== try-violet ==
## tt_um_control_top
module tt_um_control_top #(
  parameter ADDRW = 24,
  parameter OPCODEW = 2,
  parameter REQ_QDEPTH = 4,
  parameter COMP_QDEPTH = 4
  ) (
    input  wire       ena,       
    input  wire       clk,       
    input  wire       rst_n,     
    input  wire [7:0] ui_in, 
    output wire [7:0] uo_out, 
    input  wire [7:0] uio_in,     
    output wire [7:0] uio_out, 
    output wire [7:0] uio_oe      
);
Size in the first run: ~2800 cells after synthesis, about 860 flip-flops, roughly 43 I/O pins.
make LEC_CHECK=0 CAP_MARGIN=20 CORE_MARGIN=2 CORE_UTILIZATION=72 CTS_CLUSTER_DIAMETER=66 CTS_CLUSTER_SIZE=14 HOLD_SLACK_MARGIN=-0.07 PLACE_DENSITY=0.36 SETUP_SLACK_MARGIN=0.87 SLEW_MARGIN=40 TNS_END_PERCENT=5 finish   # period 3.58 ns
run.sh (not shown) runs the stock make flow with config.mk's settings and CLKGATE_MAP_FILE=.
try-violet has completed all stages; timing, DRC and antenna checks passed.
Changes in try-raven relative to try-violet:
- PLACE_DENSITY_LB_ADDON now 0.04, previously not set
- TNS_END_PERCENT no longer set, was 5
- CTS_CLUSTER_DIAMETER now 396, was 66
- SETUP_SLACK_MARGIN now 0.9, was 0.87
- HOLD_SLACK_MARGIN now -0.09, was -0.07
- ABC_AREA now 1, previously not set
- PLACE_DENSITY no longer set, was 0.36
- the clock period (ns, I/O delays scaled along) now 3.33, was 3.58
Notes after the runs:
try-raven vs try-violet, critical path depth went up by 4. Going from try-violet to try-raven, floorplan row count rose by 2.5%; cell area saw an increase; number of clock buffers in the layout went up; post-route worst setup slack higher; combinational share of power grew by 5.6 points. More vias were needed by try-raven than by try-violet. Compared try-raven vs try-violet, and non-clock buffer count is up in try-raven. try-violet has a lower total power after layout than try-raven. In try-raven the implementation completed, yet the final layout does not meet the checks, the culprit being negative hold slack. try-raven against try-violet: cell count listed in synth_stat.txt picked up an extra 1542; count of H-tree levels built during CTS essentially unchanged. Launching element of the worst setup path = aes_fsm_inst.state[5]: try-violet; launching element of the worst setup path = aes_fsm_inst.state[3]: try-raven.
Here is what was changed in the inputs of try-yarrow compared with try-raven.
- a change of SLEW_MARGIN from 40 to 20
- a deleted PLACE_DENSITY_LB_ADDON that had been 0.04
- a deleted CTS_CLUSTER_DIAMETER that had been 396
- a deleted CTS_CLUSTER_SIZE that had been 14
- a change of CORE_UTILIZATION from 72 to 64
- a deleted HOLD_SLACK_MARGIN that had been -0.09
- a deleted ABC_AREA that had been 1
- a deleted SETUP_SLACK_MARGIN that had been 0.9
- a change of the clock period (ns, I/O delays scaled along) from 3.33 to 14.7
Notes after the runs:
Of try-raven and try-yarrow, just one finished clean: try-yarrow.
Between try-yarrow and try-raven, the reg2reg setup slack is lower for try-raven.
First-pass iteration count of the detailed router in try-yarrow is 1 above try-raven.
Comparing synthesized area for try-yarrow and try-raven, the smaller number came from try-yarrow.
In try-yarrow, initial cell density of the core is lower than in try-raven.
try-yarrow ended up with a lower power attributed to combinational cells than try-raven did.
Run comparison: try-yarrow worst setup path endpoint uo_out[3]; try-raven worst setup path endpoint uo_out[1]
The global-route usage of try-yarrow is lower than that of try-raven.
Die area deteriorates in try-yarrow relative to try-raven.
Average cell area after synthesis (higher): try-yarrow
diff inputs: try-yarrow => try-fjord
- swapping 64 for 56 in CORE_UTILIZATION
- swapping 14.7 for 3.31 in the clock period (ns, I/O delays scaled along)
==> comparison <==
Summary: setup slack at placement, try-fjord worse than try-yarrow
Summary — setup fix buffers added after clock tree synthesis, try-fjord relative to try-yarrow: higher, by 15.
Net switching power was lower in try-yarrow than in try-fjord.
try-fjord completed end to end; final checks failed (negative setup slack).
Taking try-yarrow over try-fjord, the die area ratio works out to 0.877.
Row final instance area: try-fjord higher / try-yarrow lower
Changes in try-indigo relative to try-fjord:
- setting ABC_AREA to 1 for the first time
- setting PLACE_DENSITY to 0.39 for the first time
- setting CTS_CLUSTER_SIZE to 10 for the first time
- setting CTS_CLUSTER_DIAMETER to 225 for the first time
- setting CORE_ASPECT_RATIO to 1.47 for the first time
- setting SETUP_SLACK_MARGIN to 0.99 for the first time
- changing CORE_UTILIZATION from 56 to 72
Notes after the runs:
- Taking try-fjord as the reference, in try-indigo overall chip area went down; post-route fraction of the period consumed by the critical path went down; parity-gate share of the synthesized area counting xor and xnor cells did not really move; core utilization went up.
- Between try-indigo and try-fjord, area growth from synthesis to layout is higher for try-fjord, try-indigo comes in under that.
- Compared with try-fjord, try-indigo shows a higher routed wire length.
- try-indigo ended with every stage complete and zero timing, DRC or antenna violations.

========
== v45 ==
tt_um_control_top again, from the RTL that the note above started with.
clock: 3.26 ns
lec_check: 0
abc_area: 1
cap_margin: 0
core_aspect_ratio: 0.99
core_margin: 2
core_utilization: 72
cts_cluster_diameter: 397
cts_cluster_size: 15
hold_slack_margin: 0.29
place_density_lb_addon: 0.03
setup_slack_margin: 0.84
slew_margin: 40
v45 completed every stage of the flow, and the final layout passed the timing, design-rule and antenna checks.
#### Input delta (v54 over v45)
-- flow/config.mk --
<<< v45, line 9
export CAP_MARGIN = 0
export CORE_ASPECT_RATIO = 0.99
>>> v54, line 9
export CAP_MARGIN = 20
<<< v45, line 13
export CTS_CLUSTER_DIAMETER = 397
export CTS_CLUSTER_SIZE = 15
export HOLD_SLACK_MARGIN = 0.29
export PLACE_DENSITY_LB_ADDON = 0.03
export SETUP_SLACK_MARGIN = 0.84
export SLEW_MARGIN = 40
>>> v54, line 12
export CTS_CLUSTER_DIAMETER = 225
export SLEW_MARGIN = 20
==> flow/constraint.sdc <==
create_clock -name core_clock -period 3.31 [get_ports {clk}]
set_input_delay 0.6620 -clock core_clock [delete_from_list [all_inputs] [get_ports {clk}]]
set_output_delay 0.6620 -clock core_clock [all_outputs]
set_load 0.01 [all_outputs]
## What came out
Taking v45 as the reference point, the worst hold slack after final layout of v54 rises by 9.6 ps. Delta (v54 minus v45): sequential power share fell 1.8 points, cell internal power dissipation rose 930 uW, post-synthesis instance total about even, routed wire length fell 2700 um. Relative to v45, minimum setup slack after placement decreased by 11 ps in v54.
The inputs of v21 differ from those of v54 as listed below.
-- flow/config.mk --
<<< v54, line 8
export ABC_AREA = 1
>>> v21, line 8
<<< v54, line 11
export CORE_UTILIZATION = 72
export CTS_CLUSTER_DIAMETER = 225
>>> v21, line 10
export CORE_UTILIZATION = 40
==> flow/constraint.sdc <==
create_clock -name core_clock -period 10.0 [get_ports {clk}]
set_input_delay 2.0000 -clock core_clock [delete_from_list [all_inputs] [get_ports {clk}]]
set_output_delay 2.0000 -clock core_clock [all_outputs]
set_load 0.01 [all_outputs]
### Flow results
- Delta (v21 minus v54): mean routed wirelength per cell saw an increase; routed wire length saw a decrease; total power consumption of the routed design saw a decrease; final-layout clock buffer total saw an increase.
- v21 and v54 ended up with roughly the same final clock skew.
- v21 ends up with a via count that is 24% lower than in v54.
- v21 vs v54 — per-instance average area after synthesis climbed by more than a quarter
- In the tables for v54 and v21, clock-cell share of area reads higher with v21.
- v21 vs. v54: proportion of cell area occupied by registers went up by 1.7 points.
- Sort v54 and v21 by post-synthesis chip area from yosys desc -> top: v54
For v25, these inputs were changed with respect to v21:
-- flow/config.mk --
<<< v21, line 8
export CAP_MARGIN = 20
>>> v25, line 8
export ABC_AREA = 1
export CAP_MARGIN = 15
export CELL_PAD_IN_SITES_DETAIL_PLACEMENT = 1
export CELL_PAD_IN_SITES_GLOBAL_PLACEMENT = 3
export CORE_ASPECT_RATIO = 1.87
<<< v21, line 10
export CORE_UTILIZATION = 40
>>> v25, line 14
export CORE_UTILIZATION = 20
export CTS_CLUSTER_SIZE = 98
export GPL_TIMING_DRIVEN = 0
export HOLD_SLACK_MARGIN = 0.19
export MAX_ROUTING_LAYER = met4
export PLACE_DENSITY_LB_ADDON = 0.3
export SETUP_SLACK_MARGIN = 2.92
<<< v21, line 12
>>> v25, line 22
export TNS_END_PERCENT = 65
--- outcome ---
Relative to v21, the power density normalized to cell area measured on v25 has increased by a little under 10%.
v25 ended up with uo_out[4] as its end point of the critical path; v21 ended up with uo_out[1].
Taking v21 as 1.0, v25 lands at 2.1 on met2 wirelength from detailed routing.
[compare] base=v21 new=v25: global-route track usage on met2 went up; post-layout worst setup margin went up; simple logic cell fraction of the synthesized area went up.
The startpoint of the most critical setup path comes out bus_arbiter_inst.curr_mode[1] in one run and bus_arbiter_inst.curr_mode[0] in the other, namely in v21 and v25 respectively.
v25 closes out successfully: all stages finished, all timing, DRC and antenna checks passed.
Diff v21 -> v25: number of diodes added for antenna fixing +1; end-of-flow core utilization went down 21 points; largest net degree at the start of global routing decreased 55; all-layer global routing usage went down.
Modified inputs, v38 compared to v25
==> flow/config.mk <==
export PLATFORM = sky130hd
export DESIGN_NAME = tt_um_control_top
export DESIGN_NICKNAME = tt_um_control_top
export VERILOG_FILES = /design/flow/design.v
export SDC_FILE = /design/flow/constraint.sdc
export NUM_CORES = 4
export LEC_CHECK = 0
export CAP_MARGIN = 20
export CORE_MARGIN = 2
export CORE_UTILIZATION = 40
export SLEW_MARGIN = 20
==> flow/constraint.sdc <==
create_clock -name core_clock -period 5.86 [get_ports {clk}]
set_input_delay 1.1720 -clock core_clock [delete_from_list [all_inputs] [get_ports {clk}]]
set_output_delay 1.1720 -clock core_clock [all_outputs]
set_load 0.01 [all_outputs]
- Looking at the reports, v38 completed the entire flow and the layout it produced met the timing, design-rule and antenna checks.
- Setup slack of the critical path after layout, v38 and v25: lower on v38
- Share of cell area taken by muxes after synthesis up 16 points in v38 wrt v25
- Diff v25 -> v38: summed standard-cell area reported by yosys lost about 4.4%, buffer share of cell area lost 2.8 points, final setup skew lost 4.7 ps, largest net degree at the start of global routing picked up an extra about 43%.
- The lower clock power share of v38 and v25 is in v25.
- Per the comparison of v38 with v25, depth of the worst register-to-register path moved down; clock-cell share of area moved up; global-route usage went up by 2.8 points.
- v25 vs v38, worst-path cell with the longest stage delay: buf_1 vs ha_1
For v18, these inputs were changed with respect to v38:
-- flow/config.mk --
<<< v38, line 10
export CORE_UTILIZATION = 40
>>> v18, line 10
export CORE_UTILIZATION = 70
export CTS_CLUSTER_SIZE = 23
==> flow/constraint.sdc <==
create_clock -name core_clock -period 3.26 [get_ports {clk}]
set_input_delay 0.6520 -clock core_clock [delete_from_list [all_inputs] [get_ports {clk}]]
set_output_delay 0.6520 -clock core_clock [all_outputs]
set_load 0.01 [all_outputs]
Notes after the runs:
- For the total of plain and repair buffers excluding clock buffers, v18 came in 29% higher than v38 did.
- In v18 the detailed-route wire length turned out 2.2% higher than in v38.
- v18 vs v38 on combinational fraction of design power: v18 is the higher one.
- ha_1 as the cell at the slowest stage of the critical path was reported by v38, and dfrtp_1 by v18.
- v38 vs v18, class of the tightest hold or removal check: reg2reg vs in2async
- Against v38 as the reference, v18 delivers a higher global router's overall resource usage.

========
Starting RTL as in the previous note.
clock: 4.25 ns
lec_check: 0
abc_area: 1
cap_margin: 20
core_aspect_ratio: 0.51
core_margin: 2
core_utilization: 71
cts_cluster_diameter: 236
hold_slack_margin: -0.08
setup_slack_margin: -0.18
slew_margin: 20
Rerun with:
Settings changed: CAP_MARGIN 20 to 0, PLACE_DENSITY_LB_ADDON set to 0.06, SETUP_SLACK_MARGIN -0.18 to 0.18.
Clock period 4.25 ns to 4.7 ns, I/O delays scaled along.
The new run passed the timing, design-rule and antenna checks.
Clock-buffer cell count fell by 5.
Die size is unchanged.
Clock skew fell by 8.1 ps.
Via count rose by 0.33%.
Area after synthesis does not change.
Wire length stays flat.
Total power fell by 11%.
Worst setup slack gains 230 ps.
Register-to-register slack gains 700 ps.
Non-clock buffer count fell by 6.
Rerun with:
Settings changed: ABC_AREA 1 to not set, CAP_MARGIN 0 to 20, CORE_ASPECT_RATIO 0.51 to not set, CTS_CLUSTER_DIAMETER 236 to not set, HOLD_SLACK_MARGIN -0.08 to not set, PLACE_DENSITY set to 0.37, PLACE_DENSITY_LB_ADDON 0.06 to not set, SETUP_SLACK_MARGIN 0.18 to not set.
Clock period 4.7 ns to 10.2 ns, I/O delays scaled along.
=> First-iteration DRC count decreases by 37%. Worst setup slack improved by 3900 ps. Area after synthesis decreases by 4.4%. Register-to-register slack improved by 5300 ps. Wire length decreases by 18%. Global-route usage decreases by 5.8 points.
Rerun with:
Settings changed: ABC_AREA set to 1, TNS_END_PERCENT set to 10.
Clock period 10.2 ns to 7.34 ns, I/O delays scaled along.
Effect: Utilization shrinks by 0.55 points. Non-clock buffer count grows by 11. Clock power grows by 43%. Worst setup slack loses 2600 ps.
Rerun with:
Settings changed: SETUP_SLACK_MARGIN set to 1.96, TNS_END_PERCENT 10 to 15.
Clock period 7.34 ns to 10.2 ns, I/O delays scaled along.
What happened: Core utilization shrinks by 0.22 points. Cell count barely changes. Total power shrinks by 28%. Non-clock buffer count grows by 4. Cell area stays flat. Register-to-register slack improves by 3000 ps. Routed wire length grows by 1.9%. Clock-buffer cell count grows by 1. Worst setup slack improves by 2700 ps. Synthesized area is unchanged.

========
tt_um_control_top again, from the RTL that the note above started with.
clock: 3.66 ns
lec_check: 0
cap_margin: 20
core_margin: 2
core_utilization: 72
cts_cluster_diameter: 66
cts_cluster_size: 14
place_density: 0.36
setup_slack_margin: 0.87
slew_margin: 20
The first run went through all stages and came out clean.
Next try:
- CORE_UTILIZATION: 72 -> 37
- CTS_CLUSTER_DIAMETER: 66 -> not set
- CTS_CLUSTER_SIZE: 14 -> not set
- PLACE_DENSITY: 0.36 -> not set
- SETUP_SLACK_MARGIN: 0.87 -> not set
- clock period: 3.66 -> 5.86 ns (I/O delays scaled with it)
After rerunning: Total power is lower by 33%. Design area is higher by 3.1%. Worst hold slack is better by 0.066 ns. Cell count went up by 18%. Flip-flop count is unchanged. Clock skew is about the same. Utilization went down by 38 points.

========
run D:
tt_um_control_top again, from the RTL that the note above started with.
export LEC_CHECK = 0
export CAP_MARGIN = 20
export CORE_MARGIN = 2
export CORE_UTILIZATION = 72
export CTS_CLUSTER_DIAMETER = 66
export CTS_CLUSTER_SIZE = 14
export HOLD_SLACK_MARGIN = -0.07
export PLACE_DENSITY = 0.36
export SETUP_SLACK_MARGIN = 0.87
export SLEW_MARGIN = 40
create_clock -name core_clock -period 3.62 [get_ports {clk}]
--- input diff run D..run C ---
Settings: clearing HOLD_SLACK_MARGIN, which used to be -0.07; clearing CTS_CLUSTER_SIZE, which used to be 14; swapping 0.87 for 0.31 in SETUP_SLACK_MARGIN; swapping 40 for 20 in SLEW_MARGIN; putting ABC_AREA at 1 where nothing was set; clearing PLACE_DENSITY, which used to be 0.36; clearing CTS_CLUSTER_DIAMETER, which used to be 66; swapping 3.62 for 3.27 in the clock period (ns, I/O delays scaled along).
Notes after the runs:
Run D → run C: total buffers and inverters traversed by the critical path higher; proportion of power drawn by combinational gates higher; core utilization higher; area share of and/or/nand/nor cells after synthesis higher.

========
tt_um_control_top again, from the RTL that the note above started with.
==> flow/config.mk <==
export PLATFORM = sky130hd
export DESIGN_NAME = tt_um_control_top
export DESIGN_NICKNAME = tt_um_control_top
export VERILOG_FILES = /design/flow/design.v
export SDC_FILE = /design/flow/constraint.sdc
export NUM_CORES = 4
export LEC_CHECK = 0
export ABC_AREA = 1
export CAP_MARGIN = 20
export CORE_ASPECT_RATIO = 1.35
export CORE_MARGIN = 2
export CORE_UTILIZATION = 72
export CTS_CLUSTER_DIAMETER = 279
export CTS_CLUSTER_SIZE = 10
export HOLD_SLACK_MARGIN = 0.3
export PLACE_DENSITY = 0.39
export SETUP_SLACK_MARGIN = 0.96
export SLEW_MARGIN = 20
==> flow/constraint.sdc <==
create_clock -name core_clock -period 3.27 [get_ports {clk}]
set_input_delay 0.6540 -clock core_clock [delete_from_list [all_inputs] [get_ports {clk}]]
set_output_delay 0.6540 -clock core_clock [all_outputs]
set_load 0.01 [all_outputs]
The first run went through all stages and came out clean.
Change:
CORE_ASPECT_RATIO = not set   (was 1.35)
CTS_CLUSTER_DIAMETER = not set   (was 279)
CTS_CLUSTER_SIZE = not set   (was 10)
HOLD_SLACK_MARGIN = not set   (was 0.3)
PLACE_DENSITY = not set   (was 0.39)
PLACE_DENSITY_LB_ADDON = 0.02   (was not set)
SETUP_SLACK_MARGIN = not set   (was 0.96)
clock period = 5.48 ns   (was 3.27 ns; I/O delays follow)
=>
- The changed run passed the timing, design-rule and antenna checks
- die size barely changes
- total power drops by 41%
- core utilization drops by 1.5 points
- clock-buffer cell count drops by 3
- sequential cell count is unchanged
- worst setup slack gains 330 ps
- combinational power drops by 45%
- clock skew drops by 7.7 ps
- sequential share of layout area climbs by 1.3 points
- via count climbs by 1.2%
- first-iteration DRC count climbs by 30%
Change:
CTS_CLUSTER_DIAMETER = 225   (was not set)
CTS_CLUSTER_SIZE = 10   (was not set)
PLACE_DENSITY_LB_ADDON = not set   (was 0.02)
SETUP_SLACK_MARGIN = 0.48   (was not set)
clock period = 3.31 ns   (was 5.48 ns; I/O delays follow)
Result:
- cell area increases by 1.6%
- core utilization rose by 1.3 points
- sequential cell count stays the same
- via count barely changes
- power went up by 68%
- final cell count went up by 1.1%
- die area is unchanged
- area after synthesis is unchanged
- worst setup slack gets worse by 300 ps
- worst hold slack improves by 4.7 ps
Change:
ABC_AREA = not set   (was 1)
CORE_UTILIZATION = 65   (was 72)
CTS_CLUSTER_DIAMETER = not set   (was 225)
CTS_CLUSTER_SIZE = not set   (was 10)
SETUP_SLACK_MARGIN = not set   (was 0.48)
clock period = 4.49 ns   (was 3.31 ns; I/O delays follow)
Result: The changed run produced a clean layout; combinational power fell by about 50%; global-route usage fell by 5.5 points; sequential power fell by 35%; worst setup slack is worse by 84 ps; core utilization fell by 8.6 points; wire length fell by about 9%; clock skew rose by 4.9 ps; count of clock-buffer cells in the layout fell by 6.
Change:
CORE_UTILIZATION = 8   (was 65)
clock period = 14.7 ns   (was 4.49 ns; I/O delays follow)
Power fell by 70%.
Synthesized area is unchanged.
Critical path depth rose by 2.
Utilization fell by 62 points.
Final area rose by about 16%.
Power figures rest on the tool's default switching activity, not on a simulated workload.
